--- design/flow/constraint.sdc ---
create_clock -name core_clock -period 2.21 [get_ports {aclk}]
set_input_delay 0.4420 -clock core_clock [delete_from_list [all_inputs] [get_ports {aclk}]]
set_output_delay 0.4420 -clock core_clock [all_outputs]
set_load 0.01 [all_outputs]
--- design/flow/design.v ---
module axi_gpio #(
    parameter int N_GPIOS = 32,
    parameter int AXI_ADDR_WIDTH = 12,
    parameter int AXI_DATA_WIDTH = 32
)(
   input aclk,
   input aresetn, 
   input  logic [N_GPIOS-1:0] gpio_in_raw ,
   output logic [N_GPIOS-1:0] gpio_out,
   output logic irq,  
   output logic arready,
   input logic [AXI_ADDR_WIDTH-1:0] araddr,
   input logic arvalid,
   output logic [AXI_DATA_WIDTH-1:0] rdata,
   output logic [1:0] rresp,
   output logic rvalid,
   input logic rready,
   input logic wvalid,
   output logic wready,
   input logic [AXI_DATA_WIDTH-1:0] wdata,
   input logic [AXI_DATA_WIDTH/8-1:0] wstrb,
   input logic bready,
   output logic bvalid,
   output logic [1:0] bresp,
   output logic awready,
   input logic [AXI_ADDR_WIDTH-1:0] awaddr,
   input logic awvalid
);
  localparam logic [31:0] VERSION = 32'h0001_0000;
  localparam int WORD_IDX_W = (AXI_ADDR_WIDTH >= 2) ? (AXI_ADDR_WIDTH-2) : 1;
  localparam logic [WORD_IDX_W-1:0] VERSION_WORD = 'h0B;  
  localparam logic [WORD_IDX_W-1:0] SCRATCH_WORD = 'h0C;  
  localparam logic [WORD_IDX_W-1:0] DIR_WORD       = 'h000;  
  localparam logic [WORD_IDX_W-1:0] OUT_WORD       = 'h001;  
  localparam logic [WORD_IDX_W-1:0] OUT_SET_WORD   = 'h002;  
  localparam logic [WORD_IDX_W-1:0] OUT_CLR_WORD   = 'h003;  
  localparam logic [WORD_IDX_W-1:0] IN_WORD        = 'h004;  
  localparam logic [WORD_IDX_W-1:0] IRQ_MASK_WORD  = 'h005;  
  localparam logic [WORD_IDX_W-1:0] IRQ_STATUS_WORD= 'h006;  
  localparam logic [WORD_IDX_W-1:0] IRQ_CLEAR_WORD = 'h007;  
  localparam logic [WORD_IDX_W-1:0] EDGE_EN_WORD   = 'h008;  
  localparam logic [WORD_IDX_W-1:0] EDGE_POL_WORD  = 'h009;  
  localparam logic [WORD_IDX_W-1:0] LVL_POL_WORD   = 'h00A;  
  localparam logic [WORD_IDX_W-1:0] DEBOUNCE_WORD  = 'h00D;  
  logic [AXI_DATA_WIDTH-1:0] scratch_q;  
  logic [N_GPIOS-1:0] dir_q, out_q;
  logic [N_GPIOS-1:0] in_meta, in_sync;  
  logic [N_GPIOS-1:0] clr_mask, clr_mask_next;
  logic [N_GPIOS-1:0] irq_mask_q, irq_status_q, edge_en_q, edge_pol_q, lvl_pol_q;
  logic [7:0]         debounce_cfg_q;             
  logic [N_GPIOS-1:0] in_db_q, in_db_d;          
  logic [AXI_ADDR_WIDTH-1:0] araddr_q;
  logic [AXI_ADDR_WIDTH-1:0] awaddr_q;
  logic [AXI_DATA_WIDTH-1:0] wdata_q;
  logic [AXI_DATA_WIDTH/8-1:0] wstrb_q;
  logic                  ar_hs;  
  assign ar_hs         = arvalid & arready;
  function automatic logic [AXI_DATA_WIDTH-1:0] apply_wstrb(
    input logic [AXI_DATA_WIDTH-1:0] cur,
    input logic [AXI_DATA_WIDTH-1:0] wdata_i,
    input logic [AXI_DATA_WIDTH/8-1:0] wstrb_i
);
logic [AXI_DATA_WIDTH-1:0] mask;
mask = { {8{wstrb_i[3]}}, {8{wstrb_i[2]}}, {8{wstrb_i[1]}}, {8{wstrb_i[0]}} };
apply_wstrb = (cur & ~mask) | (wdata_i & mask);
  endfunction
function automatic [N_GPIOS-1:0] apply_wstrb_to_gpio(
  input [N_GPIOS-1:0]            prev,
  input [AXI_DATA_WIDTH-1:0]     wdata_i,
  input [AXI_DATA_WIDTH/8-1:0]   wstrb_i
);
  logic [AXI_DATA_WIDTH-1:0] prev_ext, nxt_ext;
  prev_ext                 = '0;
  prev_ext[N_GPIOS-1:0]    = prev;
  nxt_ext                  = apply_wstrb(prev_ext, wdata_i, wstrb_i);
  apply_wstrb_to_gpio = nxt_ext[N_GPIOS-1:0];
endfunction
function automatic [N_GPIOS-1:0] w1_mask_gpio(
  input [AXI_DATA_WIDTH-1:0]     wdata_i,
  input [AXI_DATA_WIDTH/8-1:0]   wstrb_i
);
  logic [AXI_DATA_WIDTH-1:0] strobe_mask;
  logic [AXI_DATA_WIDTH-1:0] masked;
  strobe_mask = '0;
  for (int b = 0; b < AXI_DATA_WIDTH/8; b++)
    strobe_mask[8*b +: 8] = {8{wstrb_i[b]}};
    masked = wdata_i & strobe_mask;
  w1_mask_gpio = masked[N_GPIOS-1:0];
endfunction
always_ff @(posedge aclk or negedge aresetn) begin
  if (!aresetn) begin
    in_meta <= '0;
    in_sync <= '0;
  end else begin
    in_meta <= gpio_in_raw;  
    in_sync <= in_meta;      
  end
end
logic [7:0] db_cnt   [0:N_GPIOS-1];  
always_ff @(posedge aclk or negedge aresetn) begin
  if (!aresetn) begin
    for (int i=0;i<N_GPIOS;i++) begin
      db_cnt[i] <= '0;
    end
    in_db_q <= '0;
  end else begin
    if (debounce_cfg_q == 8'd0) begin
      in_db_q <= in_sync;
      for (int i=0;i<N_GPIOS;i++) db_cnt[i] <= '0;
    end else begin
      for (int i=0;i<N_GPIOS;i++) begin
        if (in_sync[i] == in_db_q[i]) begin
          db_cnt[i] <= '0;  
        end else begin
          db_cnt[i] <= db_cnt[i] + 8'd1;
          if (db_cnt[i] >= debounce_cfg_q) begin
            in_db_q[i] <= in_sync[i];  
            db_cnt[i]  <= '0;
          end
        end
      end
    end
  end
end
always_ff @(posedge aclk or negedge aresetn) begin
  if (!aresetn) in_db_d <= '0;
  else          in_db_d <= in_db_q;
end
wire [N_GPIOS-1:0] rise =  in_db_q & ~in_db_d;
wire [N_GPIOS-1:0] fall = ~in_db_q &  in_db_d;
wire [N_GPIOS-1:0] edge_evt  = ((edge_pol_q & rise) | (~edge_pol_q & fall)) & edge_en_q;
wire [N_GPIOS-1:0] level_evt = (in_db_q    ^ ~lvl_pol_q) & ~edge_en_q;
wire [N_GPIOS-1:0] new_events = edge_evt | level_evt;
always_ff @(posedge aclk or negedge aresetn) begin
  if (!aresetn) begin
    irq_status_q <= '0;
  end else begin
    irq_status_q <= (irq_status_q | new_events) & ~clr_mask;
  end
end
assign irq = |(irq_status_q & irq_mask_q);
    logic aw_hs, w_hs;
    assign aw_hs = awvalid && awready;
    assign w_hs = wvalid && wready;
    always_ff @(posedge aclk or negedge aresetn)begin
        if(!aresetn)begin
            awready <= 1'b1;
            bvalid <= 1'b0;
            bresp <= 2'b00;
            wready <= 1'b1;
            awaddr_q <= '0;
            wdata_q <= '0;
            wstrb_q <= '0;
            scratch_q <= '0;
            irq_mask_q     <= '0;
            edge_en_q      <= '0;             
            edge_pol_q     <= {N_GPIOS{1'b1}};   
            lvl_pol_q      <= {N_GPIOS{1'b1}};   
            debounce_cfg_q <= 8'd0;           
            clr_mask_next <= '0;
            dir_q <= '0;
            out_q <= '0;
        end else begin
            if(awready && awvalid)begin 
                awready <= 1'b0;     
                awaddr_q <= awaddr;  
            end
            if(wready && wvalid) begin
                wready <= 1'b0;
                wdata_q <= wdata;
                wstrb_q <= wstrb;
            end
            clr_mask_next <= '0;
            if (!bvalid && !awready && !wready)begin  
                unique case (awaddr_q[AXI_ADDR_WIDTH-1:2])
                    DIR_WORD: dir_q <= apply_wstrb_to_gpio(dir_q,wdata_q,wstrb_q);
                    OUT_WORD: out_q <= apply_wstrb_to_gpio(out_q,wdata_q,wstrb_q);
                    OUT_SET_WORD: begin  
                        out_q <= out_q | w1_mask_gpio(wdata_q, wstrb_q);
                    end
                    OUT_CLR_WORD: begin  
                        out_q <= out_q & ~w1_mask_gpio(wdata_q, wstrb_q);
                    end
                    SCRATCH_WORD: scratch_q <= apply_wstrb(scratch_q, wdata_q, wstrb_q);
                    IRQ_MASK_WORD:  irq_mask_q  <= apply_wstrb_to_gpio(irq_mask_q,  wdata_q, wstrb_q);
                    EDGE_EN_WORD:   edge_en_q   <= apply_wstrb_to_gpio(edge_en_q,   wdata_q, wstrb_q);
                    EDGE_POL_WORD:  edge_pol_q  <= apply_wstrb_to_gpio(edge_pol_q,  wdata_q, wstrb_q);
                    LVL_POL_WORD:   lvl_pol_q   <= apply_wstrb_to_gpio(lvl_pol_q,   wdata_q, wstrb_q);
                    IRQ_CLEAR_WORD: begin
                      clr_mask_next <= w1_mask_gpio(wdata_q, wstrb_q);
                    end
                     DEBOUNCE_WORD: begin
                        if (wstrb_q[0]) debounce_cfg_q <= wdata_q[7:0];
                      end
                    default: ;
                endcase       
                bvalid <= 1'b1;
                bresp <= 2'b00;  
        end
            if(bvalid && bready)begin
                bvalid <= 1'b0;
                awready <= 1'b1;
                wready <= 1'b1;
        end
        end
    end
always_ff @(posedge aclk or negedge aresetn) begin
  if (!aresetn) clr_mask <= '0;
  else          clr_mask <= clr_mask_next;
end
  always_ff @(posedge aclk or negedge aresetn)begin
    if(!aresetn) begin
        arready <= 1'b1;
        rvalid <= 1'b0;
        rdata <= '0;
        rresp <= 2'b00;  
    end
    else begin
        if(arready && arvalid) begin
            araddr_q <= araddr;
            arready <= 1'b0;
            rvalid <= 1'b1;
            unique case (araddr[AXI_ADDR_WIDTH-1:2])
                DIR_WORD:      rdata <= {{(AXI_DATA_WIDTH-N_GPIOS){1'b0}}, dir_q};  
                OUT_WORD:      rdata <= {{(AXI_DATA_WIDTH-N_GPIOS){1'b0}}, out_q};
                OUT_SET_WORD:  rdata <= {{(AXI_DATA_WIDTH-N_GPIOS){1'b0}}, out_q};  
                OUT_CLR_WORD:  rdata <= {{(AXI_DATA_WIDTH-N_GPIOS){1'b0}}, out_q};  
                IN_WORD:         rdata <= {{(AXI_DATA_WIDTH-N_GPIOS){1'b0}}, in_db_q};  
                IRQ_MASK_WORD:   rdata <= {{(AXI_DATA_WIDTH-N_GPIOS){1'b0}}, irq_mask_q};
                IRQ_STATUS_WORD: rdata <= {{(AXI_DATA_WIDTH-N_GPIOS){1'b0}}, irq_status_q};
                EDGE_EN_WORD:    rdata <= {{(AXI_DATA_WIDTH-N_GPIOS){1'b0}}, edge_en_q};
                EDGE_POL_WORD:   rdata <= {{(AXI_DATA_WIDTH-N_GPIOS){1'b0}}, edge_pol_q};
                LVL_POL_WORD:    rdata <= {{(AXI_DATA_WIDTH-N_GPIOS){1'b0}}, lvl_pol_q};
                DEBOUNCE_WORD:   rdata <= {{(AXI_DATA_WIDTH-8){1'b0}}, debounce_cfg_q};
                VERSION_WORD: rdata <= VERSION;  
                SCRATCH_WORD: rdata <= scratch_q;
                default: rdata <='0;
            endcase
            rresp <= 2'b00;
        end
        if(rvalid && rready)begin
            rvalid <= 1'b0;
            arready <= 1'b1;
        end
        end
    end
    assign gpio_out = out_q & dir_q;
endmodule
--- design/flow/run.sh ---
#!/bin/bash
# the make line also repeats each setting of config.mk as NAME=value (left out here)
make -C /OpenROAD-flow-scripts/flow DESIGN_CONFIG=/design/flow/config.mk WORK_HOME=/design/flow/orfs CLKGATE_MAP_FILE= finish
--- design/flow/config.mk ---
export PLATFORM = sky130hd
export DESIGN_NAME = axi_gpio
export DESIGN_NICKNAME = axi_gpio
export VERILOG_FILES = /design/flow/design.v
export SDC_FILE = /design/flow/constraint.sdc
export NUM_CORES = 4
export LEC_CHECK = 0
export CAP_MARGIN = 20
export CORE_MARGIN = 2
export CORE_UTILIZATION = 71
export CTS_CLUSTER_SIZE = 15
export HOLD_SLACK_MARGIN = 0.24
export PLACE_DENSITY_LB_ADDON = 0.01
export SETUP_SLACK_MARGIN = 0.57
export SLEW_MARGIN = 20
==> results of run 1 <==
## metal layers
metal / GRT overflow / GRT usage
met1: 4 / 0.836
met4: 79 / 0.850
met5: 1 / 0.497
met2: 60 / 0.953
met3: 5 / 0.738
## metrics by stage
stage                     TNS [ns]  utilization  worst slack (ns)  hold WS (ns)  cell area (µm²)
after floorplan             -0.644            -           -0.0405         0.146            39500
after detailed placement    -21.71        0.804            -0.480         0.335            44200
after CTS                   -18.32        0.938            -0.412         0.240            51600
after global placement      -12.10        0.804            -0.439         0.332            44200
## timing repair
| action | 4_1_cts |
|---|---|
| gates resized | 773 |
| buffers inserted | 131 |
| setup endpoints to repair | 654 |
| gates cloned | 8 |
| pin swaps | 334 |
| hold buffers | 9 |
| hold endpoints to repair | 131 |
==> run notes, run 1 <==
run results: cells after synthesis 3537, htree depth 3, gr usage total 0.840, gp weighted congestion 0.974, Max clock buf depth 3, YS chip area 0.0394 mm², Dominant comb cell simple AND/OR/NAND/NOR gates, synthesized area 0.0394 mm², Fail Step global routing (5_1_grt), Mux area share 0.0981, YS warnings 2, CORE AREA 0.0550 mm², outcome did not finish, Async SR Flop Fraction 1.00, cell taking the most area after synthesis dfrtp_1, Detail Placement HPWL 81.3 mm, top cell type's share of synthesized area 0.463, Seq/Total Area, Yosys 0.508, fa+ha+maj area frac 0.0916, Primary FF master, synth dfrtp_1, Seq cells post-synth 795, stop err [ERROR GRT-0232] Routing congestion too high. Check the congestion heatmap in the GUI., CTS Sinks 795, AND-OR/OR-AND Cells, Area Fraction 0.0805, GRT overflow 149, I/O pin count 173, top cells by count, synth dfrtp_1 (728), nor2_1 (384), ha_1 (288), Avg Cell Area, Syn 11.1 µm², yosys cell count 3537, Initial Utilization 0.716, top cells, area dfrtp_1 (46%), ha_1 (9.2%), mux2_2 (7.9%), port buffer count 164, Die W 239 µm, die area 0.0573 mm², simple-gate share of the synthesized area 0.144, Placed Cells 4593, chip height 239 µm, XOR/XNOR Area Share 0.0556, Cell variety after synth 62, row count 86, CTS Buf Count 81, Post-synth EDFFs 0, count leader, synth dfrtp_1, Root Buffer clkbuf_16
==> run 2, diff against run 1 <==
CORE_UTILIZATION = 72   (was 71)
CTS_CLUSTER_SIZE = 21   (was 15)
HOLD_SLACK_MARGIN = default   (was 0.24)
PLACE_DENSITY = 0.73   (was default)
PLACE_DENSITY_LB_ADDON = default   (was 0.01)
SETUP_SLACK_MARGIN = 0.58   (was 0.57)
clock period = 2.25 ns   (was 2.21 ns; I/O delays follow)
==> run 2 against run 1 <==
Against the previous run:
- the flow again stops in global routing (5_1_grt)
- die size shrank 1.4%
- synthesized cell count is the same
- area after synthesis unchanged
==> run notes, run 2 <==
run results: yosys cell count 3537, Seq cells post-synth 795, CTS Sinks 795, AND-OR/OR-AND Cells, Area Fraction 0.0805, chip height 238 µm, Placed Area 0.0445 mm², Initial Utilization 0.730, Async SR Flop Fraction 1.00, CORE AREA 0.0539 mm², cells after synthesis 3537, Max clock buf depth 3, Detail Placement HPWL 81.5 mm, outcome did not finish, YS warnings 2, Fail Step global routing (5_1_grt), top cells, area dfrtp_1 (46%), ha_1 (9.2%), mux2_2 (7.9%), simple-gate share of the synthesized area 0.144, top cells by count, synth dfrtp_1 (728), nor2_1 (384), ha_1 (288), Avg Cell Area, Syn 11.1 µm², gp weighted congestion 0.959, synthesized area 0.0394 mm², Post-synth EDFFs 0, Dominant comb cell simple AND/OR/NAND/NOR gates, CTS Buf Count 81, htree depth 3, port buffer count 164, Mux area share 0.0981, cell taking the most area after synthesis dfrtp_1, stop err [ERROR DPL-0038] Utilization greater than 100%, impossible to legalize, I/O pin count 173, Primary FF master, synth dfrtp_1, Root Buffer clkbuf_16, Die W 238 µm, count leader, synth dfrtp_1, fa+ha+maj area frac 0.0916, YS chip area 0.0394 mm², top cell type's share of synthesized area 0.463, die area 0.0565 mm², Seq/Total Area, Yosys 0.508, XOR/XNOR Area Share 0.0556, Cell variety after synth 62, row count 85
==> run 2: per-stage QoR <==
step / hold slack (ns) / worst slack, ns / cells
2_1_floorplan: 0.154 / -0.000514 / 3540
3_3_place_gp: 0.332 / -0.329 / 4567
3_5_place_dp: 0.335 / -0.361 / 4567
4_1_cts: 0.230 / -0.405 / 4854
==> run 2: repair_timing <==
action / CTS
cloned: 6
hold endpoints to repair: 18
resized: 910
hold buffers: 1
pin swaps: 331
endpoints found under the setup margin: 654
setup buffers: 130
==> run 3, diff against run 2 <==
CORE_UTILIZATION = 40   (was 72)
CTS_CLUSTER_SIZE = default   (was 21)
PLACE_DENSITY = default   (was 0.73)
SETUP_SLACK_MARGIN = default   (was 0.58)
clock period = 3.78 ns   (was 2.25 ns; I/O delays follow)
==> run 3 against run 2 <==
Against the previous run:
- now clean on timing, DRC and antenna
- synthesized cell count is the same
- die size grew 78%
- area after synthesis is the same
==> run notes, run 3 <==
run metrics: top cells by count, synth dfrtp_1 (728), nor2_1 (384), ha_1 (288), count of tool warnings 30, Avg Cell Area, Syn 11.1 µm², Leakage 0.0208 µW, routed wire length 113 mm, CORE AREA 0.0980 mm², Max Clock Skew 0.0342 ns, Initial Utilization 0.402, Slew Viols, Final 0, global-route wire length before repair 175 mm, Post-synth EDFFs 0, outcome timing/DRC/antenna clean, CTS Sinks 795, CTS resizes 0, simple-gate share of the synthesized area 0.144, WHS 0.0670 ns, CP startpoint irq_status_q[9], YS warnings 2, Max power group registers, top cell type's share of synthesized area 0.463, post-route minimum period 3.53 ns, Max clock buf depth 3, Latency at later pin 0.66 ns, Seq/Total Area, Yosys 0.508, GRT overflow 0, P_comb 2280 µW, endpoints failing setup 0, met2 GRT Util 0.353, worst setup path endpoint irq, CP Launch Type flop, synthesized area 0.0394 mm², met3 Use GR 0.0359, Tightest Pin Transition 0.965 ns, worst-path cell chain a22oi_1 -> nand4_1 -> or4_1 -> clkdlybuf4s50_1, port buffer count 164, Worst IR Drop VDD 0.000402 V, slowest stage cell, crit path or4_1, R2R setup slack 0.93 ns, R2R depth 7, clk pwr 8890 µW, Gate power share 0.107, Sw Share 0.278, Max-cap violations 0, Crit path largest cell delay 0.61 ns, Reg-to-Reg End in_db_q[11], nets@finish 4143, delay-heaviest family, CP simple AND/OR/NAND/NOR gates, Worst setup EP type output pin, RSZ-0062 raised after global routing false, I/O pin count 173, chip height 318 µm, cell taking the most area after synthesis dfrtp_1, htree depth 3, fa+ha+maj area frac 0.0916, Seq cells post-synth 795, CTS tree yes, Fmax 283 MHz, Pwr per Cell Area 461 mW/mm², XOR/XNOR Area Share 0.0556, critical path class reg2out, yosys cell count 3537, CTS Buf Count 89, Primary FF master, synth dfrtp_1, Seq pwr share 0.473, M1 GR Usage 0.314, DRC viols 0, Critical Path AT 2.78 ns, postcts setup bufs 0, row count 115, DR vias 28145, Net Sw Power 5890 µW, Detail Placement HPWL 78.1 mm, Routed Antenna Nets 0, initial antenna violation count 6, Hold WC Path Type in2async, slew margin rel. 0.354, Cell variety after synth 62, AND-OR/OR-AND Cells, Area Fraction 0.0805, Critical Path Stages 4, hold_buf cts 0, count leader, synth dfrtp_1, Post-Route Setup TNS 0 ns, largest net degree at the start of global routing 87, Flop+latch power 10000 µW, most used routing layer met2, P_int 15300 µW, WP buf/inv 1, gr usage total 0.224, Final period util 0.934, First-pass DRT Iterations 5, top cells, area dfrtp_1 (46%), ha_1 (9.2%), mux2_2 (7.9%), Dominant comb cell simple AND/OR/NAND/NOR gates, drt initial violations 1949, number of vias per cell 5.50, vias in the first global route 28113, YS chip area 0.0394 mm², fillers 8920, average wire per standard cell 22.0 µm, clock group share of total power 0.420, Root Buffer clkbuf_16, Area Overhead vs Synth 16.8%, critical path data required time 3.02 ns, Mux area share 0.0981, Final Hold Viols 0, gp weighted congestion 0.884, clk slew on worst S/H paths 0.06 ns, Die W 318 µm, cells after synthesis 3537, die area 0.101 mm², CP max FO 3, Crit Reg-Reg Startpoint debounce_cfg_q[0], Async SR Flop Fraction 1.00
## run 3: per-stage QoR
step	area, µm²	power [µW]	utilization	instances	setup slack, ns
after floorplan	39400	11100	-	3540	1.33
after global placement	42900	12400	0.438	4952	0.637
after detailed placement	42900	12400	0.438	4952	0.607
after CTS	46000	21400	0.469	5117	0.230
after global routing	46000	22100	0.469	5119	0.110
final	46000	21200	0.469	5119	0.248
## run 3: layout make-up
| cell class | instances | area, µm² | area share |
|---|---|---|---|
| diodes | 2 | 5.00 | 0.000109 |
| clock buffers | 141 | 2790 | 0.0606 |
| clock inverters | 24 | 251 | 0.00547 |
| inverters | 101 | 379 | 0.00824 |
| multi-input cells | 2529 | 18600 | 0.404 |
| flip-flops and latches | 795 | 20000 | 0.434 |
| well taps | 1287 | 1610 | 0.0350 |
| repair buffers | 240 | 2410 | 0.0524 |
## run 3: metal layers
layer	vias up	routed length, µm
met2	792	51400
li1	13043	-
met4	2	3650
met3	184	6220
met5	-	9
met1	14124	51400
==> run 4, diff against run 3 <==
ABC_AREA = 0   (was default)
CAP_MARGIN = 15   (was 20)
CORE_UTILIZATION = 72   (was 40)
CTS_CLUSTER_DIAMETER = 352   (was default)
CTS_CLUSTER_SIZE = 16   (was default)
GPL_ROUTABILITY_DRIVEN = 1   (was default)
HOLD_SLACK_MARGIN = 0.29   (was default)
SETUP_SLACK_MARGIN = 0.44   (was default)
clock period = 2.82 ns   (was 3.78 ns; I/O delays follow)
==> run 4 against run 3 <==
Against the previous run:
- via count increased by 20%
- non-clock buffer count up 125
- power grew 22%
- critical path depth is 1 higher
- largest cell class is now combinational gates
- clock power decreased by 9.9%
- die size shrank 44%
- sequential power up 35%
- largest power group unchanged
- now fails the layout checks on setup timing
- first-iteration DRC count grew 130%
- count of clock-buffer cells in the layout fell by 40
- final area grew 5.1%
- critical endpoint unchanged
==> run notes, run 4 <==
run metrics: hold path endpoint in_meta[23], Post-synth EDFFs 0, Seq cells post-synth 795, row count 85, DRC viols 0, worst setup margin -0.103 ns, Placed Area 0.0427 mm², cells after synthesis 3537, clock group share of total power 0.310, Gate power share 0.168, P_int 17800 µW, Leakage 0.0217 µW, worst-path cell chain a22oi_2 -> buf_6 -> nand4_1 -> or4_4 -> buf_6, Flop+latch power 13500 µW, gp weighted congestion 0.968, global-route wire length before repair 189 mm, Final Core Density 0.897, Crit path largest cell delay 0.56 ns, Dominant comb cell simple AND/OR/NAND/NOR gates, top cells, area dfrtp_1 (46%), ha_1 (9.2%), mux2_2 (7.9%), HP Start gpio_in_raw[23], cell mode on critical path buf_6, Final Hold Viols 0, port buffer count 164, top cells by count, synth dfrtp_1 (728), nor2_1 (384), ha_1 (288), post-route minimum period 2.92 ns, YS warnings 2, Root Buffer clkbuf_16, R2R setup slack -0.02 ns, slew margin rel. 0.0770, count of tool warnings 34, Critical Path AT 2.36 ns, cell taking the most area after synthesis dfrtp_1, largest net degree at the start of global routing 96, Die W 238 µm, overall power 25900 µW, Crit Reg-Reg Startpoint debounce_cfg_q[0], CTS tree yes, yosys cell count 3537, Max Clock Skew 0.0496 ns, vias in the first global route 32678, Async SR Flop Fraction 1.00, chip height 238 µm, simple-gate share of the synthesized area 0.144, Seq/Total Area, Yosys 0.508, Cell variety after synth 62, Design Area, Final 0.0483 mm², Worst setup EP type output pin, P_comb 4340 µW, initial antenna violation count 6, Max clock buf depth 3, Area Overhead vs Synth 22.8%, Max-cap violations 0, Latency at later pin 0.70 ns, Routed Antenna Nets 0, clk pwr 8010 µW, CP Launch Type flop, endpoints failing setup 4, CORE AREA 0.0539 mm², Slew Viols, Final 0, Initial Utilization 0.730, fa+ha+maj area frac 0.0916, GRT overflow 0, Min-Delay Path Depth 1, synthesized area 0.0394 mm², top cell type's share of synthesized area 0.463, Max power group registers, Primary FF master, synth dfrtp_1, CTS Buf Count 55, Detail Placement HPWL 76.7 mm, Sw Share 0.310, average wire per standard cell 32.1 µm, Hold WC Path Type in2reg, slowest stage cell, crit path or4_4, Avg Cell Area, Syn 11.1 µm², clk slew on worst S/H paths 0.08 ns, Fmax 342 MHz, I/O pin count 173, Mux area share 0.0981, htree depth 2, Post-Route Setup TNS -0.145 ns, Worst IR Drop VDD 0.000797 V, Critical Path Stages 5, gr usage total 0.441, R2R depth 9, Net Sw Power 8010 µW, RSZ-0062 raised after global routing true, WP buf/inv 2, AND-OR/OR-AND Cells, Area Fraction 0.0805, routed wire length 148 mm, CP max FO 2, Seq pwr share 0.522, Tightest Pin Transition 1.38 ns, SO Faults setup timing, XOR/XNOR Area Share 0.0556, Reg-to-Reg End db_cnt[11][4], CP startpoint irq_status_q[8], number of vias per cell 7.36, nets@finish 4234, Pwr per Cell Area 535 mW/mm², delay-heaviest family, CP simple AND/OR/NAND/NOR gates, First-pass DRT Iterations 8, post-route insts no fill 4600, Final period util 1.04, critical path data required time 2.26 ns, Placed Cells 4408, die area 0.0565 mm², drt initial violations 4446, count leader, synth dfrtp_1, outcome failed layout checks, worst setup path endpoint irq, CTS Sinks 795, critical path class reg2out, DR vias 33865, YS chip area 0.0394 mm²
run 4: layout make-up:
type	instances	area, µm²
Fill cell	2118	5580
Clock inverter	3	32.5
Sequential cell	795	20000
Inverter	101	390
Antenna cell	10	25.0
Multi-Input combinational cell	2529	21400
Tap cell	696	871
Timing Repair Buffer	365	4100
Clock buffer	101	1570
run 4: repair_timing:
action / in CTS / in global routing
setup endpoints to repair: 55 / 334
hold endpoints to repair: 60 / 0
buffers inserted: 25 / 38
resized: 312 / 253
hold buffers: 1 / 0
cloned: 11 / 3
pin swaps: 121 / 270
run 4: metrics by stage:
stage	setup slack (ns)	hold slack [ns]
6_report	-0.103	0.309
5_1_grt	-0.149	0.309
4_1_cts	-0.0799	0.336
3_5_place_dp	-0.0525	0.335
3_3_place_gp	-0.000351	0.331
2_1_floorplan	0.481	0.268
run 4: metal layers:
layer,GRT usage,vias up,part of all wire
met2,0.688,3001,0.43
li1,-,13203,-
met1,0.558,16476,0.33
met3,0.103,1181,0.14
met4,0.283,4,0.098
met5,0,-,0.0014
==> run 5, diff against run 4 <==
ABC_AREA = default   (was 0)
CAP_MARGIN = 20   (was 15)
CORE_UTILIZATION = 70   (was 72)
CTS_CLUSTER_DIAMETER = default   (was 352)
CTS_CLUSTER_SIZE = 57   (was 16)
GPL_ROUTABILITY_DRIVEN = default   (was 1)
HOLD_SLACK_MARGIN = default   (was 0.29)
SETUP_SLACK_MARGIN = -0.4   (was 0.44)
clock period = 4.01 ns   (was 2.82 ns; I/O delays follow)
==> run 5 against run 4 <==
Against the previous run:
- critical path depth down 1
- combinational power fell by 53%
- now clean on timing, DRC and antenna
- count of clock-buffer cells in the layout rose by 21
- highest routed layer unchanged
- worst setup slack gained 0.47 ns
- clock skew shrank 0.024 ns
- largest cell class is now sequential cells
- register-to-register slack gained 0.93 ns
- synthesized cell count unchanged
==> run notes, run 5 <==
run metrics: endpoints failing setup 0, CTS tree yes, CTS Buf Count 83, YS warnings 2, count of tool warnings 32, Root Buffer clkbuf_16, cells after synthesis 3537, Worst setup EP type output pin, Max power group registers, CP Launch Type flop, Mux area share 0.0981, Slew Viols, Final 0, cell taking the most area after synthesis dfrtp_1, WP buf/inv 1, Seq cells post-synth 795, clock group share of total power 0.410, outcome timing/DRC/antenna clean, drt initial violations 2911, global-route wire length before repair 170 mm, gr usage total 0.383, Primary FF master, synth dfrtp_1, Tightest Pin Transition 0.999 ns, port buffer count 164, Sw Share 0.276, Flop+latch power 9500 µW, worst-path cell chain a22oi_1 -> nand4_1 -> or4_1 -> clkdlybuf4s50_1, critical path class reg2out, Placed Cells 4408, post-route insts no fill 4562, Crit path largest cell delay 0.60 ns, GRT overflow 0, Dominant comb cell simple AND/OR/NAND/NOR gates, number of vias per cell 6.50, DRC viols 0, Fmax 274 MHz, DR vias 29651, yosys cell count 3537, Final Core Density 0.814, Max Clock Skew 0.0257 ns, Max clock buf depth 3, Die W 241 µm, Cell variety after synth 62, average wire per standard cell 23.9 µm, Routed Antenna Nets 0, Leakage 0.0206 µW, R2R depth 8, R2R setup slack 0.91 ns, vias in the first global route 30445, top cells by count, synth dfrtp_1 (728), nor2_1 (384), ha_1 (288), P_comb 2060 µW, critical path data required time 3.21 ns, synthesized area 0.0394 mm², Detail Placement HPWL 74.8 mm, chip height 241 µm, delay-heaviest family, CP simple AND/OR/NAND/NOR gates, Avg Cell Area, Syn 11.1 µm², Latency at later pin 0.64 ns, die area 0.0581 mm², worst setup path endpoint irq, Critical Path Stages 4, Critical Path AT 2.85 ns, largest net degree at the start of global routing 97, hold_buf cts 0, First-pass DRT Iterations 5, initial antenna violation count 3, Crit Reg-Reg Startpoint debounce_cfg_q[6], XOR/XNOR Area Share 0.0556, slowest stage cell, crit path or4_1, top cell type's share of synthesized area 0.463, Reg-to-Reg End in_db_q[11], Seq/Total Area, Yosys 0.508, Post-synth EDFFs 0, Net Sw Power 5410 µW, CORE AREA 0.0553 mm², gp weighted congestion 0.987, CP max FO 3, nets@finish 4132, Max-cap violations 0, Seq pwr share 0.485, top cells, area dfrtp_1 (46%), ha_1 (9.2%), mux2_2 (7.9%), post-route minimum period 3.65 ns, CTS resizes 0, Pwr per Cell Area 435 mW/mm², clk pwr 8030 µW, Initial Utilization 0.712, RSZ-0062 raised after global routing false, Gate power share 0.105, Hold WC Path Type in2async, I/O pin count 173, YS chip area 0.0394 mm², CP startpoint irq_status_q[8], Final Hold Viols 0, htree depth 3, Post-Route Setup TNS 0 ns, postcts setup bufs 0, fa+ha+maj area frac 0.0916, P_int 14200 µW, Async SR Flop Fraction 1.00, Final period util 0.910, count leader, synth dfrtp_1, slew margin rel. 0.332, CTS Sinks 795, routed wire length 109 mm, Worst IR Drop VDD 0.000534 V, WHS 0.163 ns, simple-gate share of the synthesized area 0.144, row count 86, Area Overhead vs Synth 14.4%, clk slew on worst S/H paths 0.06 ns, AND-OR/OR-AND Cells, Area Fraction 0.0805
-- run 5: area by class of cell --
| type | instances | area [µm²] |
|---|---|---|
| inverter | 101 | 379 |
| tap | 748 | 936 |
| timing repair buffer | 235 | 2310 |
| multi-input combinational | 2529 | 18600 |
| fill | 3321 | 10300 |
| antenna | 1 | 2.50 |
| sequential | 795 | 20000 |
| clock buffer | 122 | 2430 |
| clock inverter | 31 | 412 |
-- run 5: routing by layer --
metal / vias up / global-route usage / part of all wire
li1: 13039 / - / -
met1: 14808 / 0.509 / 0.40
met2: 1392 / 0.600 / 0.46
met3: 410 / 0.0837 / 0.087
met4: 2 / 0.192 / 0.055
met5: - / 0 / 0.00012
-- run 5: through the flow --
stage	area [µm²]	power (µW)	setup WS, ns
floorplan	39400	10500	1.56
global placement	42200	11500	0.786
detailed placement	42200	11600	0.730
CTS	45000	19600	0.415
global route	45000	20200	0.405
finish	45000	19600	0.363
==> run 6, diff against run 5 <==
CORE_UTILIZATION = 72   (was 70)
CTS_CLUSTER_SIZE = 21   (was 57)
HOLD_SLACK_MARGIN = 0.29   (was default)
PLACE_DENSITY_LB_ADDON = 0.26   (was default)
SETUP_SLACK_MARGIN = 0.53   (was -0.4)
clock period = 3.15 ns   (was 4.01 ns; I/O delays follow)
==> run 6 against run 5 <==
Against the previous run:
- sequential cell count unchanged
- synthesized cell count unchanged
- area after synthesis unchanged
- count of clock-buffer cells in the layout decreased by 4
==> run notes, run 6 <==
run metrics: outcome timing/DRC/antenna clean, row count 85, Max power group registers, initial antenna violation count 3, Crit Reg-Reg Startpoint debounce_cfg_q[6], WP buf/inv 1, fillers 2793, Final Hold Viols 0, P_comb 2910 µW, Worst setup EP type output pin, I/O pin count 173, Cell variety after synth 62, Min-Delay Path Depth 0, simple-gate share of the synthesized area 0.144, endpoints failing setup 0, Pwr per Cell Area 549 mW/mm², Placed Area 0.0425 mm², count leader, synth dfrtp_1, delay-heaviest family, CP simple AND/OR/NAND/NOR gates, hold path endpoint in_sync[24], top cell type's share of synthesized area 0.463, worst-path cell chain a22oi_2 -> nand4_1 -> or4_4 -> buf_6, top cells, area dfrtp_1 (46%), ha_1 (9.2%), mux2_2 (7.9%), clk pwr 10000 µW, Crit path largest cell delay 0.59 ns, gr usage total 0.411, Critical Path AT 2.18 ns, Flop+latch power 12000 µW, XOR/XNOR Area Share 0.0556, Design Area, Final 0.0456 mm², nets@finish 4183, gp weighted congestion 0.994, CTS Sinks 795, critical path data required time 2.52 ns, fa+ha+maj area frac 0.0916, cell taking the most area after synthesis dfrtp_1, yosys cell count 3537, clk slew on worst S/H paths 0.07 ns, Reg-to-Reg End in_db_q[2], Detail Placement HPWL 79.0 mm, Primary FF master, synth dfrtp_1, post-route minimum period 2.81 ns, DRC viols 0, Flop area 0.0200 mm², HP Start in_meta[24], routed wire length 115 mm, R2R depth 9, Gate Area 0.0187 mm², Root Buffer clkbuf_16, die area 0.0565 mm², Die W 238 µm, AND-OR/OR-AND Cells, Area Fraction 0.0805, YS chip area 0.0394 mm², Max clock buf depth 3, cells after synthesis 3537, port buffer count 164, synthesized area 0.0394 mm², slowest stage cell, crit path or4_4, CORE AREA 0.0539 mm², htree depth 3, Leakage 0.0210 µW, DR vias 30630, GRT overflow 0, critical path class reg2out, Post-synth EDFFs 0, global-route wire length before repair 178 mm, Avg Cell Area, Syn 11.1 µm², Async SR Flop Fraction 1.00, Post-Route Setup TNS 0 ns, Fmax 356 MHz, Slew Viols, Final 0, Seq/Total Area, Yosys 0.508, CTS tree yes, average wire per standard cell 25.3 µm, drt initial violations 3372, Hold WC Path Type reg2reg, P_int 18100 µW, Final period util 0.893, Net Sw Power 6930 µW, CP max FO 3, Latency at later pin 0.64 ns, vias in the first global route 31711, Max-cap violations 0, Area Overhead vs Synth 15.7%, Gate power share 0.116, First-pass DRT Iterations 6, largest net degree at the start of global routing 90, chip height 238 µm, worst setup path endpoint irq, RSZ-0062 raised after global routing true, number of vias per cell 6.72, count of tool warnings 32, YS warnings 2, Max Clock Skew 0.0278 ns, Dominant comb cell simple AND/OR/NAND/NOR gates, Mux area share 0.0981, R2R setup slack 0.52 ns, slew margin rel. 0.492, top cells by count, synth dfrtp_1 (728), nor2_1 (384), ha_1 (288), Critical Path Stages 4, Routed Antenna Nets 0, Worst IR Drop VDD 0.000659 V, Initial Utilization 0.730, CP Launch Type flop, clock group share of total power 0.402, Seq pwr share 0.482, Sw Share 0.277, CTS Buf Count 81, Tightest Pin Transition 0.762 ns, CP startpoint irq_status_q[20], Seq cells post-synth 795
run 6: metal layers:
| metal | vias up | GRT usage | wire length [µm] |
|---|---|---|---|
| met4 | 0 | 0.252 | 7660 |
| met3 | 531 | 0.0873 | 11200 |
| li1 | 13125 | - | - |
| met1 | 15195 | 0.528 | 42800 |
| met5 | - | 0 | 0 |
| met2 | 1779 | 0.646 | 53600 |
run 6: what timing repair did:
action                                  4_1_cts  5_1_grt
endpoints found under the hold margin        41        0
hold buffers                                  1        0
resized                                      23       34
endpoints found under the setup margin       84      181
pin swaps                                     6        3
setup buffers                                 7        6
cloned                                        0        1
run 6: metrics by stage:
stage | setup slack (ns) | hold slack [ns] | total power [µW] | util | instances
floorplan | 0.698 | 0.331 | 13400 | - | 3540
global placement | 0.159 | 0.332 | 14600 | 0.787 | 4394
detailed placement | 0.109 | 0.335 | 14800 | 0.787 | 4394
CTS | 0.344 | 0.343 | 24900 | 0.841 | 4551
global route | 0.311 | 0.350 | 25700 | 0.845 | 4559
finish | 0.338 | 0.335 | 25000 | 0.845 | 4560
run 6: area by class of cell:
cell class                      count  area share
Multi-Input combinational cell   2529       0.411
Antenna cell                        2    0.000110
Tap cell                          696      0.0191
Sequential cell                   795       0.439
Inverter                          101     0.00857
Timing Repair Buffer              288      0.0617
Clock buffer                      118      0.0524
Clock inverter                     31     0.00830
==> run 7, diff against run 6 <==
CAP_MARGIN = 10   (was 20)
CORE_UTILIZATION = 70   (was 72)
CTS_CLUSTER_DIAMETER = 356   (was default)
CTS_CLUSTER_SIZE = 15   (was 21)
HOLD_SLACK_MARGIN = default   (was 0.29)
PLACE_DENSITY_LB_ADDON = default   (was 0.26)
SETUP_SLACK_MARGIN = 0.66   (was 0.53)
clock period = 2.57 ns   (was 3.15 ns; I/O delays follow)
==> run 7 against run 6 <==
Against the previous run:
- the layout now fails its checks (setup timing)
- area after synthesis unchanged
- clock skew increased by 0.0047 ns
- synthesized cell count stayed put
- power up 17%
- worst setup slack worse by 0.65 ns
- die size grew 2.8%
- sequential share of layout area is 4.3 points lower
- sequential cell count stayed put
- worst hold slack lost 0.051 ns
- critical endpoint is now in_db_q[22]
- largest cell class is now combinational gates
- largest power group unchanged
- highest routed layer is now met5
==> run notes, run 7 <==
run metrics: Primary FF master, synth dfrtp_1, Seq/Total Area, Yosys 0.508, Die W 241 µm, Sw Share 0.314, number of vias per cell 7.27, delay-heaviest family, CP simple AND/OR/NAND/NOR gates, Worst setup EP type flop, Pwr per Cell Area 578 mW/mm², CTS tree yes, global-route wire length before repair 196 mm, drt initial violations 4321, Leakage 0.0224 µW, slowest stage cell, crit path nor3_2, Slew Viols, Final 0, top cells by count, synth dfrtp_1 (728), nor2_1 (384), ha_1 (288), CP startpoint debounce_cfg_q[6], Cell variety after synth 62, Detail Placement HPWL 75.5 mm, Worst IR Drop VDD 0.000794 V, Final period util 1.12, Final Core Density 0.912, Design Area, Final 0.0505 mm², cell taking the most area after synthesis dfrtp_1, slew margin rel. 0.191, CTS Sinks 795, HP Start gpio_in_raw[19], Post-synth EDFFs 0, critical path data required time 3.11 ns, XOR/XNOR Area Share 0.0556, R2R depth 10, GRT overflow 0, Max clock buf depth 3, Seq pwr share 0.510, YS chip area 0.0394 mm², Critical Path Stages 10, Max-cap violations 0, largest net degree at the start of global routing 118, Flop+latch power 14900 µW, Dominant comb cell simple AND/OR/NAND/NOR gates, yosys cell count 3537, R2R setup slack -0.31 ns, SO Faults setup timing, critical path class reg2reg, initial antenna violation count 7, fa+ha+maj area frac 0.0916, Latency at later pin 0.67 ns, synthesized area 0.0394 mm², Mux area share 0.0981, post-route insts no fill 4740, top cell type's share of synthesized area 0.463, post-route minimum period 2.88 ns, P_int 20000 µW, clk pwr 8930 µW, routed wire length 151 mm, Placed Cells 4479, Fmax 347 MHz, Min-Delay Path Depth 1, RSZ-0062 raised after global routing true, Area Overhead vs Synth 28.2%, Final Hold Viols 0, AND-OR/OR-AND Cells, Area Fraction 0.0805, Reg-to-Reg End in_db_q[22], CORE AREA 0.0553 mm², count leader, synth dfrtp_1, simple-gate share of the synthesized area 0.144, Hold WC Path Type in2reg, Tightest Pin Transition 1.18 ns, Root Buffer clkbuf_16, top cells, area dfrtp_1 (46%), ha_1 (9.2%), mux2_2 (7.9%), Routed Antenna Nets 0, htree depth 2, gp weighted congestion 1.00, First-pass DRT Iterations 6, Seq cells post-synth 795, Max power group registers, endpoints failing setup 16, CP max FO 4, YS warnings 2, Gate power share 0.183, worst setup path endpoint in_db_q[22], Initial Utilization 0.712, DRC viols 0, die area 0.0581 mm², Max Clock Skew 0.0325 ns, count of tool warnings 44, Placed Area 0.0432 mm², worst-path cell chain clkinvlp_4 -> buf_6 -> buf_12 -> buf_16 -> ha_4 -> a21oi_2 -> o21ai_1 -> nor3_2 -> nor2b_4 -> mux2_4, worst setup margin -0.311 ns, DR vias 34483, I/O pin count 173, port buffer count 164, chip height 241 µm, CTS Buf Count 58, nets@finish 4325, clock group share of total power 0.306, CP Launch Type flop, average wire per standard cell 31.9 µm, Critical Path AT 3.43 ns, cells after synthesis 3537, hold path endpoint in_meta[19], Async SR Flop Fraction 1.00, outcome failed layout checks, vias in the first global route 33810, WP buf/inv 4, clk slew on worst S/H paths 0.08 ns, P_comb 5340 µW, Net Sw Power 9160 µW, Crit path largest cell delay 0.57 ns, row count 86, gr usage total 0.449, Avg Cell Area, Syn 11.1 µm², Crit Reg-Reg Startpoint debounce_cfg_q[6]
run 7: through the flow:
step | hold WS [ns] | power (µW) | setup TNS [ns] | worst slack, ns
floorplan | 0.218 | 16400 | 0 | 0.319
global placement | 0.331 | 18100 | -0.955 | -0.143
detailed placement | 0.335 | 18400 | -1.88 | -0.119
CTS | 0.276 | 27900 | -0.195 | -0.195
global route | 0.289 | 29800 | -1.52 | -0.250
finish | 0.284 | 29100 | -2.00 | -0.311
run 7: layer usage:
metal / track usage / vias up / part of all wire
met5: 0 / - / 0.00033
met4: 0.299 / 8 / 0.099
met3: 0.123 / 1174 / 0.13
met2: 0.702 / 3031 / 0.44
met1: 0.551 / 16870 / 0.33
li1: - / 13400 / -
run 7: repair_timing:
action                                 in CTS  in global routing
endpoints found under the hold margin      25                  0
resized                                   570                385
gates cloned                               14                  1
pin swaps                                 230                252
hold buffers                                1                  0
setup endpoints to repair                 639                633
buffers inserted                           90                 41
run 7: cell type report:
type,count,area [µm²]
multi-input cells,2529,22700
flip-flops and latches,795,20000
fillers,1996,4860
repair buffers,453,4760
clock buffers,106,1630
well taps,748,936
inverters,101,402
clock inverters,3,33.8
diodes,5,12.5
==> run 8, diff against run 7 <==
CAP_MARGIN = 0   (was 10)
CELL_PAD_IN_SITES_GLOBAL_PLACEMENT = 1   (was default)
CORE_UTILIZATION = 59   (was 70)
CTS_CLUSTER_DIAMETER = 224   (was 356)
CTS_CLUSTER_SIZE = default   (was 15)
GPL_TIMING_DRIVEN = 0   (was default)
MIN_ROUTING_LAYER = met1   (was default)
PLACE_DENSITY = 0.67   (was default)
SETUP_SLACK_MARGIN = 0.63   (was 0.66)
clock period = 3.16 ns   (was 2.57 ns; I/O delays follow)
==> run 8 against run 7 <==
Against the previous run:
- the run now finishes clean
- worst hold slack improved by 0.055 ns
- critical path depth down 6
- routed wire length is 24% lower
- worst setup slack improved by 0.44 ns
- via count decreased by 15%
- synthesized cell count unchanged
- register-to-register slack improved by 0.98 ns
- count of clock-buffer cells in the layout up 23
- area after synthesis is the same
- first-iteration DRC count decreased by 35%
- critical path type is now reg2out
==> run notes, run 8 <==
run metrics: Worst setup EP type output pin, top cells, area dfrtp_1 (46%), ha_1 (9.2%), mux2_2 (7.9%), WP buf/inv 1, Worst IR Drop VDD 0.000541 V, Max Clock Skew 0.0244 ns, Leakage 0.0210 µW, Gate power share 0.147, Max-cap violations 0, gp weighted congestion 0.978, worst setup path endpoint irq, outcome timing/DRC/antenna clean, Final Hold Viols 0, Primary FF master, synth dfrtp_1, top cell type's share of synthesized area 0.463, CTS tree yes, met3 Use GR 0.0641, clk pwr 10400 µW, Cell variety after synth 62, vias in the first global route 29798, clk slew on worst S/H paths 0.06 ns, Seq cells post-synth 795, CTS Sinks 795, synthesized area 0.0394 mm², row count 94, chip height 262 µm, Mux area share 0.0981, Post-Route Setup TNS 0 ns, Seq/Total Area, Yosys 0.508, Dominant comb cell simple AND/OR/NAND/NOR gates, RSZ-0062 raised after global routing true, Die W 262 µm, endpoints failing setup 0, number of vias per cell 6.19, Flop+latch power 11300 µW, YS chip area 0.0394 mm², CP Launch Type flop, Final period util 0.958, average wire per standard cell 24.2 µm, DR vias 29454, DRC viols 0, die area 0.0688 mm², Post-synth EDFFs 0, Min-Delay Path Depth 0, cell taking the most area after synthesis dfrtp_1, M1 GR Usage 0.453, critical path data required time 2.53 ns, yosys cell count 3537, Latency at later pin 0.64 ns, XOR/XNOR Area Share 0.0556, CTS Buf Count 85, Critical Path AT 2.40 ns, Gate Area 0.0188 mm², Initial Utilization 0.598, critical path class reg2out, Tightest Pin Transition 1.19 ns, Max clock buf depth 3, cells after synthesis 3537, Net Sw Power 7040 µW, AND-OR/OR-AND Cells, Area Fraction 0.0805, Routed Antenna Nets 0, routed wire length 115 mm, count of tool warnings 37, count leader, synth dfrtp_1, Crit Reg-Reg Startpoint awaddr_q[11], top cells by count, synth dfrtp_1 (728), nor2_1 (384), ha_1 (288), Avg Cell Area, Syn 11.1 µm², Detail Placement HPWL 80.6 mm, CP max FO 3, htree depth 3, slowest stage cell, crit path or4_4, YS warnings 2, fillers 4795, nets@finish 4214, R2R setup slack 0.67 ns, Flop area 0.0200 mm², worst-path cell chain a22oi_2 -> nand4_1 -> or4_4 -> buf_6, GRT overflow 0, fa+ha+maj area frac 0.0916, most used routing layer met2, Hold WC Path Type reg2reg, delay-heaviest family, CP simple AND/OR/NAND/NOR gates, Sw Share 0.277, hold path endpoint clr_mask[26], Area Overhead vs Synth 16.8%, drt initial violations 2808, met2 GRT Util 0.530, Root Buffer clkbuf_16, Fmax 330 MHz, Pwr per Cell Area 553 mW/mm², HP Start clr_mask_next[26], Seq pwr share 0.444, slew margin rel. 0.208, post-route minimum period 3.03 ns, Critical Path Stages 4, Slew Viols, Final 0, Placed Cells 4587, clock group share of total power 0.409, P_int 18400 µW, R2R depth 4, gr usage total 0.334, post-route insts no fill 4762, Max power group registers, global-route wire length before repair 177 mm, I/O pin count 173, First-pass DRT Iterations 6, port buffer count 163, initial antenna violation count 2, P_comb 3730 µW, Async SR Flop Fraction 1.00, CORE AREA 0.0659 mm², simple-gate share of the synthesized area 0.144, Crit path largest cell delay 0.57 ns, largest net degree at the start of global routing 105
[run 8: layout make-up]
type                            instances  area share
Tap cell                              864      0.0235
Multi-Input combinational cell       2529       0.408
Inverter                              101     0.00912
Antenna cell                            1   0.0000544
Buffer                                115      0.0120
Clock inverter                         28     0.00691
Clock buffer                          129      0.0569
Sequential cell                       795       0.435
Timing Repair Buffer                  200      0.0486
[run 8: through the flow]
stage	utilization	power [µW]	area [µm²]	setup WS [ns]	hold slack, ns
global placement	0.639	14800	42100	-33.38	0.331
CTS	0.694	25400	45700	0.166	0.348
finish	0.698	25400	46000	0.133	0.339
detailed placement	0.646	14900	42600	-0.642	0.335
floorplan	-	13300	39400	0.708	0.331
global route	0.698	26300	46000	0.104	0.346
[run 8: per-layer routing]
layer / share of wire / vias to the layer above
met5: 0.00011 / -
met4: 0.043 / 2
met3: 0.075 / 306
met2: 0.47 / 1152
met1: 0.41 / 14836
li1: - / 13158
[run 8: what timing repair did]
action                                 4_1_cts  5_1_grt
cloned                                       0        0
gates resized                               59       57
buffers inserted                             4       12
pin swaps                                    6       12
hold buffers                                 1        0
setup endpoints to repair                  408      329
endpoints found under the hold margin       39        0
==> run 9, diff against run 8 <==
CAP_MARGIN = 20   (was 0)
CELL_PAD_IN_SITES_GLOBAL_PLACEMENT = default   (was 1)
CORE_UTILIZATION = 72   (was 59)
CTS_CLUSTER_DIAMETER = default   (was 224)
CTS_CLUSTER_SIZE = 21   (was default)
GPL_TIMING_DRIVEN = default   (was 0)
MIN_ROUTING_LAYER = default   (was met1)
PLACE_DENSITY = 0.73   (was 0.67)
SETUP_SLACK_MARGIN = 0.53   (was 0.63)
clock period = 2.13 ns   (was 3.16 ns; I/O delays follow)
==> run 9 against run 8 <==
Against the previous run:
- the run now fails in global routing (5_1_grt)
- die size shrank 18%
- synthesized cell count unchanged
- area after synthesis unchanged
==> run notes, run 9 <==
run results: row count 85, CTS Sinks 795, Async SR Flop Fraction 1.00, htree depth 3, Root Buffer clkbuf_16, AND-OR/OR-AND Cells, Area Fraction 0.0805, gp weighted congestion 1.01, Fail Step global routing (5_1_grt), top cells, area dfrtp_1 (46%), ha_1 (9.2%), mux2_2 (7.9%), count leader, synth dfrtp_1, simple-gate share of the synthesized area 0.144, Max clock buf depth 3, CTS Buf Count 81, YS warnings 2, Dominant comb cell simple AND/OR/NAND/NOR gates, YS chip area 0.0394 mm², Cell variety after synth 62, cells after synthesis 3537, CORE AREA 0.0539 mm², Mux area share 0.0981, top cell type's share of synthesized area 0.463, Placed Cells 4603, fa+ha+maj area frac 0.0916, Initial Utilization 0.730, Seq cells post-synth 795, port buffer count 164, Detail Placement HPWL 83.1 mm, top cells by count, synth dfrtp_1 (728), nor2_1 (384), ha_1 (288), Setup WS pre-CTS -0.467 ns, Avg Cell Area, Syn 11.1 µm², die area 0.0565 mm², chip height 238 µm, Seq/Total Area, Yosys 0.508, cell taking the most area after synthesis dfrtp_1, Post-synth EDFFs 0, Primary FF master, synth dfrtp_1, I/O pin count 173, Die W 238 µm, outcome did not finish, synthesized area 0.0394 mm², stop err [ERROR DPL-0038] Utilization greater than 100%, impossible to legalize, XOR/XNOR Area Share 0.0556, yosys cell count 3537
-- run 9: what timing repair did --
action	4_1_cts
pin swaps	330
gates cloned	3
setup endpoints to repair	654
buffers inserted	129
hold buffers	1
endpoints found under the hold margin	19
gates resized	846
-- run 9: metrics by stage --
stage	TNS [ns]	cell area, µm²	util
global placement	-28.53	44900	0.832
CTS	-35.13	51700	0.959
detailed placement	-49.84	44900	0.832
floorplan	-3.20	39500	-
==> run 10, diff against run 9 <==
CORE_UTILIZATION = 68   (was 72)
PLACE_DENSITY = default   (was 0.73)
clock period = 3.15 ns   (was 2.13 ns; I/O delays follow)
==> run 10 against run 9 <==
Against the previous run:
- synthesized cell count stayed put
- area after synthesis stayed put
- die size is 5.8% higher
- the run now finishes clean
==> run notes, run 10 <==
run metrics: Seq/Total Area, Yosys 0.508, cells after synthesis 3537, P_int 18100 µW, clk pwr 10000 µW, Leakage 0.0210 µW, XOR/XNOR Area Share 0.0556, I/O pin count 173, row count 88, simple-gate share of the synthesized area 0.144, port buffer count 164, gp weighted congestion 0.949, delay-heaviest family, CP simple AND/OR/NAND/NOR gates, Detail Placement HPWL 76.9 mm, Max power group registers, die area 0.0598 mm², drt initial violations 2740, Max-cap violations 0, fa+ha+maj area frac 0.0916, nets@finish 4175, Sw Share 0.274, CP Launch Type flop, Initial Utilization 0.685, Tightest Pin Transition 0.985 ns, largest net degree at the start of global routing 76, Die W 245 µm, CP max FO 3, Final Core Density 0.793, RSZ-0062 raised after global routing true, global-route wire length before repair 173 mm, CTS Sinks 795, top cell type's share of synthesized area 0.463, Crit Reg-Reg Startpoint debounce_cfg_q[1], Area Overhead vs Synth 15.8%, Primary FF master, synth dfrtp_1, CP startpoint irq_status_q[21], P_comb 2760 µW, Hold WC Path Type in2async, gr usage total 0.377, Placed Area 0.0427 mm², YS warnings 2, Final Hold Viols 0, WHS 0.0675 ns, Seq cells post-synth 795, Critical Path Stages 4, GRT overflow 0, Cell variety after synth 62, Crit path largest cell delay 0.59 ns, Reg-to-Reg End in_db_q[14], clock group share of total power 0.404, worst setup path endpoint irq, Fmax 341 MHz, CTS tree yes, Final period util 0.930, Net Sw Power 6810 µW, clk slew on worst S/H paths 0.06 ns, critical path data required time 2.52 ns, Worst IR Drop VDD 0.000762 V, fillers 3596, number of vias per cell 6.44, Critical Path AT 2.30 ns, post-route insts no fill 4622, Flop+latch power 12100 µW, Worst setup EP type output pin, hold_buf cts 0, DRC viols 0, Avg Cell Area, Syn 11.1 µm², vias in the first global route 30625, Flop area 0.0200 mm², Mux area share 0.0981, CTS Buf Count 82, endpoints failing setup 0, slowest stage cell, crit path or4_4, Gate power share 0.111, WP buf/inv 1, initial antenna violation count 1, CORE AREA 0.0575 mm², YS chip area 0.0394 mm², synthesized area 0.0394 mm², routed wire length 111 mm, Slew Viols, Final 0, AND-OR/OR-AND Cells, Area Fraction 0.0805, Pwr per Cell Area 546 mW/mm², slew margin rel. 0.343, worst-path cell chain a22oi_1 -> nand4_1 -> or4_4 -> buf_6, average wire per standard cell 24.0 µm, Latency at later pin 0.63 ns, count leader, synth dfrtp_1, DR vias 29765, count of tool warnings 34, Post-Route Setup TNS 0 ns, Async SR Flop Fraction 1.00, top cells by count, synth dfrtp_1 (728), nor2_1 (384), ha_1 (288), outcome timing/DRC/antenna clean, Post-synth EDFFs 0, R2R depth 8, chip height 245 µm, Seq pwr share 0.485, First-pass DRT Iterations 7, Placed Cells 4466, cell taking the most area after synthesis dfrtp_1, yosys cell count 3537, htree depth 3, Design Area, Final 0.0456 mm², Dominant comb cell simple AND/OR/NAND/NOR gates, post-route minimum period 2.93 ns, Gate Area 0.0186 mm², top cells, area dfrtp_1 (46%), ha_1 (9.2%), mux2_2 (7.9%), Routed Antenna Nets 0, critical path class reg2out, Root Buffer clkbuf_16, R2R setup slack 0.55 ns, Max clock buf depth 3, Max Clock Skew 0.0242 ns
[run 10: metrics by stage]
| stage | setup WS, ns | total power, µW |
|---|---|---|
| 2_1_floorplan | 0.698 | 13400 |
| 3_3_place_gp | 0.131 | 14700 |
| 3_5_place_dp | 0.0723 | 14800 |
| 4_1_cts | 0.149 | 24800 |
| 5_1_grt | 0.213 | 25700 |
| 6_report | 0.220 | 24900 |
[run 10: metal layers]
metal	global-route usage	wire, µm
met5	0	0
met1	0.501	44900
met4	0.177	5660
met3	0.0856	9260
met2	0.592	51200
[run 10: cell type report]
cell class / count / share of cell area
timing repair buffer: 279 / 0.0628
sequential: 795 / 0.438
multi-input combinational: 2529 / 0.408
clock buffer: 118 / 0.0533
tap: 765 / 0.0210
inverter: 101 / 0.00837
clock inverter: 34 / 0.00785
antenna: 1 / 0.0000549
[run 10: timing repair]
action,in CTS,in global routing
resized,11,14
endpoints found under the hold margin,0,0
setup endpoints to repair,284,84
gates cloned,0,0
buffers inserted,1,2
pin swaps,1,1
==> run 11, diff against run 10 <==
CORE_UTILIZATION = 70   (was 68)
CTS_CLUSTER_SIZE = 57   (was 21)
PLACE_DENSITY_LB_ADDON = 0.0   (was default)
SETUP_SLACK_MARGIN = 1.2   (was 0.53)
clock period = 4.1 ns   (was 3.15 ns; I/O delays follow)
==> run 11 against run 10 <==
Against the previous run:
- worst setup slack better by 0.82 ns
- clock skew increased by 0.0014 ns
- die size shrank 2.8%
- combinational power down 24%
- routed wire length decreased by 1.2%
- register-to-register slack improved by 0.62 ns
- synthesized cell count is the same
- final cell count fell by 1.2%
- sequential power shrank 24%
- core utilization increased by 1.9 points
- critical path depth did not move
- critical endpoint unchanged
- largest cell class unchanged
- highest routed layer is now met5
==> run notes, run 11 <==
run metrics: htree depth 3, YS warnings 2, Initial Utilization 0.712, Slew Viols, Final 0, Fmax 327 MHz, simple-gate share of the synthesized area 0.144, CP Launch Type flop, clock group share of total power 0.393, First-pass DRT Iterations 6, Detail Placement HPWL 77.4 mm, fa+ha+maj area frac 0.0916, Worst setup EP type output pin, outcome timing/DRC/antenna clean, CTS Sinks 795, Worst IR Drop VDD 0.000453 V, drt initial violations 2672, cells after synthesis 3537, R2R depth 8, top cells, area dfrtp_1 (46%), ha_1 (9.2%), mux2_2 (7.9%), Avg Cell Area, Syn 11.1 µm², Primary FF master, synth dfrtp_1, largest net degree at the start of global routing 83, global-route wire length before repair 171 mm, P_int 13500 µW, hold_buf cts 0, clk pwr 7330 µW, Sw Share 0.279, Dominant comb cell simple AND/OR/NAND/NOR gates, top cells by count, synth dfrtp_1 (728), nor2_1 (384), ha_1 (288), Post-synth EDFFs 0, Cell variety after synth 62, Crit path largest cell delay 0.56 ns, delay-heaviest family, CP simple AND/OR/NAND/NOR gates, average wire per standard cell 24.0 µm, gr usage total 0.385, Tightest Pin Transition 1.06 ns, ANT cells 0, CTS Buf Count 81, slowest stage cell, crit path or4_4, R2R setup slack 1.17 ns, clk slew on worst S/H paths 0.06 ns, routed wire length 110 mm, count of tool warnings 32, critical path class reg2out, endpoints failing setup 0, DR vias 29616, Mux area share 0.0981, die area 0.0581 mm², worst setup path endpoint irq, critical path data required time 3.28 ns, Seq/Total Area, Yosys 0.508, Critical Path Stages 4, YS chip area 0.0394 mm², post-route minimum period 3.06 ns, nets@finish 4140, Leakage 0.0206 µW, worst-path cell chain a22oi_2 -> nand4_1 -> or4_4 -> buf_6, Max clock buf depth 3, number of vias per cell 6.49, Final period util 0.745, Latency at later pin 0.64 ns, Die W 241 µm, Reg-to-Reg End in_db_q[27], GRT overflow 0, Max-cap violations 0, WP buf/inv 1, Hold WC Path Type in2async, overall power 18700 µW, CP max FO 3, Area Overhead vs Synth 14.2%, XOR/XNOR Area Share 0.0556, Root Buffer clkbuf_16, Gate power share 0.112, Max power group registers, DRC viols 0, Final Hold Viols 0, Routed Antenna Nets 0, gp weighted congestion 1.00, Flop+latch power 9240 µW, Post-Route Setup TNS 0 ns, Design Area, Final 0.0449 mm², Seq pwr share 0.495, cell taking the most area after synthesis dfrtp_1, CORE AREA 0.0553 mm², slew margin rel. 0.288, row count 86, Critical Path AT 2.24 ns, CTS tree yes, AND-OR/OR-AND Cells, Area Fraction 0.0805, Seq cells post-synth 795, Net Sw Power 5210 µW, Async SR Flop Fraction 1.00, RSZ-0062 raised after global routing true, Pwr per Cell Area 415 mW/mm², Max Clock Skew 0.0255 ns, initial antenna violation count 3, top cell type's share of synthesized area 0.463, vias in the first global route 30323, port buffer count 164, Final Core Density 0.813, count leader, synth dfrtp_1, yosys cell count 3537, Crit Reg-Reg Startpoint debounce_cfg_q[4], Placed Area 0.0422 mm², chip height 241 µm, synthesized area 0.0394 mm², P_comb 2100 µW, I/O pin count 173
run 11: what timing repair did:
item                       CTS  global route
pin swaps                    3             3
setup endpoints to repair    2            40
gates resized               11             5
gates cloned                 0             0
buffers inserted             1             5
run 11: per-stage QoR:
| stage | hold slack (ns) | setup slack (ns) | instances |
|---|---|---|---|
| floorplan | 0.331 | 1.65 | 3540 |
| global placement | 0.331 | 0.793 | 4412 |
| detailed placement | 0.335 | 0.712 | 4412 |
| CTS | 0.196 | 1.01 | 4560 |
| global route | 0.206 | 1.02 | 4565 |
| finish | 0.171 | 1.04 | 4565 |
run 11: cell type report:
class | instances | area (µm²)
Clock buffer | 129 | 2350
Clock inverter | 18 | 240
Fill cell | 3277 | 10400
Inverter | 101 | 390
Multi-Input combinational cell | 2529 | 18600
Sequential cell | 795 | 20000
Tap cell | 748 | 936
Timing Repair Buffer | 245 | 2440
run 11: routing by layer:
metal / part of all wire / vias up / global-route usage / routed length, µm
li1: - / 13027 / - / -
met1: 0.40 / 14778 / 0.519 / 44100
met2: 0.46 / 1399 / 0.604 / 50500
met3: 0.085 / 408 / 0.0809 / 9340
met4: 0.052 / 4 / 0.180 / 5650
met5: 0.00030 / - / 0 / 33
Power and IR drop assume default switching activity.
